// ULA_LCD
module ULA_LCD(clk, rst, rs, rw, en, dados, SOMA, SUBT, MULT, IGUAL, A, B, sinalA, sinalB);
	input [7:0] A;
	input [7:0] B;
	input sinalA;
	input sinalB;
	input SOMA;
	input SUBT;
	input MULT;
	input IGUAL;
	output en;
	output rw;
	output rs;
	output [7:0] dados;
	input clk;
	input rst;
	reg rs;
	reg rw;
	reg en;
	reg [7:0] dados;
	reg [21:0] c45;
	reg [21:0] c5;
	reg [21:0] c25;
	integer c1;
	reg flag45;
	reg flag5;
	reg flag2meio;
	reg [9:0] est2;
	reg flagbt1;
	reg flagbt2;
	reg flagbt3;
	reg flagbt4;
	reg flag_rst;
	reg [31:0] estado;
	reg subest;
	reg [5:0] charPos;
	reg [1:0] operacao;
	reg menos;
	reg [7:0] Alinha;
	reg [7:0] Blinha;
	reg menosA;
	reg menosB;
	reg menosR;
	parameter T45 = 2250, T5 = 250, T25 = 125;
	parameter clear = 1, opSOMA=1, opSUBT=2, opMULT=3, opIGUAL=4, skipLn=192, WAIT=10, WRITE=11, DEFAULT=6;
	reg [21:0] n45, n5, n25;
	reg nf45, nf5, nf25;
	always @(posedge clk) begin
		n45 = c45; n5 = c5; n25 = c25;
		nf45 = flag45; nf5 = flag5; nf25 = flag2meio;
    	if(flag_rst) begin
        	n45 = 0;
        	n25 = 0;
        	n5 = 0;
        	nf5 = 0;
        	nf45 = 0;
        	nf25 = 0;
    	end
    	if(n45 == T45) begin
            	n45 = 0;
            	nf45 = 1;
    	end
    	else if (n45 < T45) begin
        	n45 = n45+1;
  ...
For scale: roughly 8700 cells after synthesis, roughly 200 flip-flops, ~35 I/O pins, ~0.060 mm² of cells after synthesis.
clock: 94.3 ns
lec_check: 0
cap_margin: 20
cell_pad_in_sites_detail_placement: 0
cell_pad_in_sites_global_placement: 0
core_aspect_ratio: 0.9
core_margin: 2
core_utilization: 72
cts_cluster_diameter: 314
cts_cluster_size: 50
gpl_routability_driven: 0
max_routing_layer: met4
place_density_lb_addon: 0.0
setup_slack_margin: 5.0
slew_margin: 25
tns_end_percent: 65
run.sh (not shown) runs the stock make flow with config.mk's settings and CLKGATE_MAP_FILE=.
The starting point stopped in global routing.
Then changed:
==> flow/config.mk (replaced) <==
export PLATFORM = sky130hd
export DESIGN_NAME = ULA_LCD
export DESIGN_NICKNAME = ULA_LCD
export VERILOG_FILES = /design/flow/design.v
export SDC_FILE = /design/flow/constraint.sdc
export NUM_CORES = 4
export LEC_CHECK = 0
export CAP_MARGIN = 20
export CORE_MARGIN = 2
export CORE_UTILIZATION = 65
export MAX_ROUTING_LAYER = met4
export SLEW_MARGIN = 20
==> flow/constraint.sdc (replaced) <==
create_clock -name core_clock -period 90.9 [get_ports {clk}]
set_input_delay 18.1800 -clock core_clock [delete_from_list [all_inputs] [get_ports {clk}]]
set_output_delay 18.1800 -clock core_clock [all_outputs]
set_load 0.01 [all_outputs]
Now the flow finished but failed the layout checks on setup timing.
Synthesized area is unchanged.
Die area climbs by 11%.
Synthesized cell count does not change.
Then changed:
--- a/flow/config.mk
+++ b/flow/config.mk
@@ -7,0 +8 @@
+export ABC_AREA = 1
@@ -10,2 +11 @@
-export CORE_UTILIZATION = 65
-export MAX_ROUTING_LAYER = met4
+export CORE_UTILIZATION = 72
==> flow/constraint.sdc (replaced) <==
create_clock -name core_clock -period 126.0 [get_ports {clk}]
set_input_delay 25.2000 -clock core_clock [delete_from_list [all_inputs] [get_ports {clk}]]
set_output_delay 25.2000 -clock core_clock [all_outputs]
set_load 0.01 [all_outputs]
- The changed run passed the timing, DRC and antenna checks
- sequential share of layout area stays flat
- area after synthesis climbs by about 12%
- utilization came out lower by 0.59 points
- routed wire length came out higher by 0.41%
- hold slack degrades by 0.037 ns
- final cell count is higher by about 30%
- die size climbs by 1.1%
- critical path depth rises by 36
- count of clock-buffer cells in the layout increases by 3
Then changed:
--- a/flow/config.mk
+++ b/flow/config.mk
@@ -8 +7,0 @@
-export ABC_AREA = 1
@@ -11 +10 @@
-export CORE_UTILIZATION = 72
+export CORE_UTILIZATION = 40
==> flow/constraint.sdc (replaced) <==
create_clock -name core_clock -period 114.0 [get_ports {clk}]
set_input_delay 22.8000 -clock core_clock [delete_from_list [all_inputs] [get_ports {clk}]]
set_output_delay 22.8000 -clock core_clock [all_outputs]
set_load 0.01 [all_outputs]
=> Hold slack is better by 0.031 ns; non-clock buffer count increases by 101; final area shrinks by a little under a tenth; utilization went down by 32 points; clock skew goes down by 0.0045 ns.


== wip/indigo ==
Starting RTL as in the previous note.
make LEC_CHECK=0 ABC_AREA=1 CAP_MARGIN=20 CELL_PAD_IN_SITES_GLOBAL_PLACEMENT=0 CORE_MARGIN=2 CORE_UTILIZATION=20 CTS_CLUSTER_SIZE=61 PLACE_DENSITY_LB_ADDON=0.26 SLEW_MARGIN=20 finish   # period 204.0 ns
wip/indigo: flow completed, timing, DRC and antenna clean
## Diff of input files: wip/maple against wip/indigo
Settings: clearing ABC_AREA, which used to be 1; clearing CTS_CLUSTER_SIZE, which used to be 61; swapping 20 for 57 in CORE_UTILIZATION; clearing CELL_PAD_IN_SITES_GLOBAL_PLACEMENT, which used to be 0; clearing PLACE_DENSITY_LB_ADDON, which used to be 0.26; swapping 204.0 for 95.6 in the clock period (ns, I/O delays scaled along).
[summary]
wip/indigo → wip/maple: via count saw a decrease.
wip/maple vs wip/indigo — arrival time at the worst endpoint dropped 22.12 ns.
Compared with wip/indigo, in wip/maple routed wire length dropped 17%, number of buffers and inverters on the critical path shows a reduction of 54%.
Against wip/indigo, area after synthesis in wip/maple fell by more than 10%.
Chip footprint (wip/indigo / wip/maple): 3.2
For wip/umber, these inputs were changed with respect to wip/maple:
Settings: a change of CORE_UTILIZATION from 57 to 66; a change of the clock period (ns, I/O delays scaled along) from 95.6 to 96.2.
[summary]
- wip/umber and wip/maple ended up with nearly the same cell area.
- Across both runs, floorplan utilization was higher for wip/umber than for wip/maple.
- Between wip/umber and wip/maple, the total CTS buffers is lower for wip/umber.
- From wip/maple to wip/umber the numbers moved as follows: total via count in the routed design has increased; count of buffer and inverter cells on the critical path -7; die area has decreased.
- Compared to wip/maple, the routing of wip/umber uses more wire.
- Global-route wire length before repair of wip/umber falls short of that of wip/maple slightly.
- Higher met1 routed wirelength after detailed routing goes to wip/maple over wip/umber.
What wip/amber does differently from wip/umber at the input level:
Settings: setting ABC_AREA to 1 for the first time; changing CORE_UTILIZATION from 66 to 71; changing the clock period (ns, I/O delays scaled along) from 96.2 to 106.0.
==> comparison <==
wip/umber → wip/amber: placed standard-cell area grew by 8.6%, relative slew slack rose by 6.1 points, global-route usage picked up an extra 2.8 points, die size up 4.1%. Cmp wip/amber vs wip/umber: post-synthesis instance area higher in wip/amber. wip/umber → wip/amber: fraction of met2 tracks used by global routing now larger; worst hold slack across all endpoints fell 0.032 ns.
Here is what was changed in the inputs of wip/cedar compared with wip/amber.
Settings: swapping 106.0 for 79.4 in the clock period (ns, I/O delays scaled along).
Notes after the runs:
wip/cedar ran to completion and came out clean on the timing, DRC and antenna checks.
[compare] base=wip/amber new=wip/cedar: detailed-routing iteration count for the pre-antenna-repair pass now larger.
Looking at all-layer global routing usage across wip/amber and wip/cedar, the one that comes out higher is wip/amber.
In terms of non-clock inverter count in the final layout, wip/cedar and wip/amber differ only marginally.
wip/cedar has share of the clock period used by the worst path after layout above what wip/amber had.
Relative to wip/amber, flip-flop and latch share of the layout cell area has decreased by 0.20 points in wip/cedar.
Utilization wip/amber -> wip/cedar: up
In the reports for wip/amber and wip/cedar, the smaller detailed-route via count belongs to wip/amber.
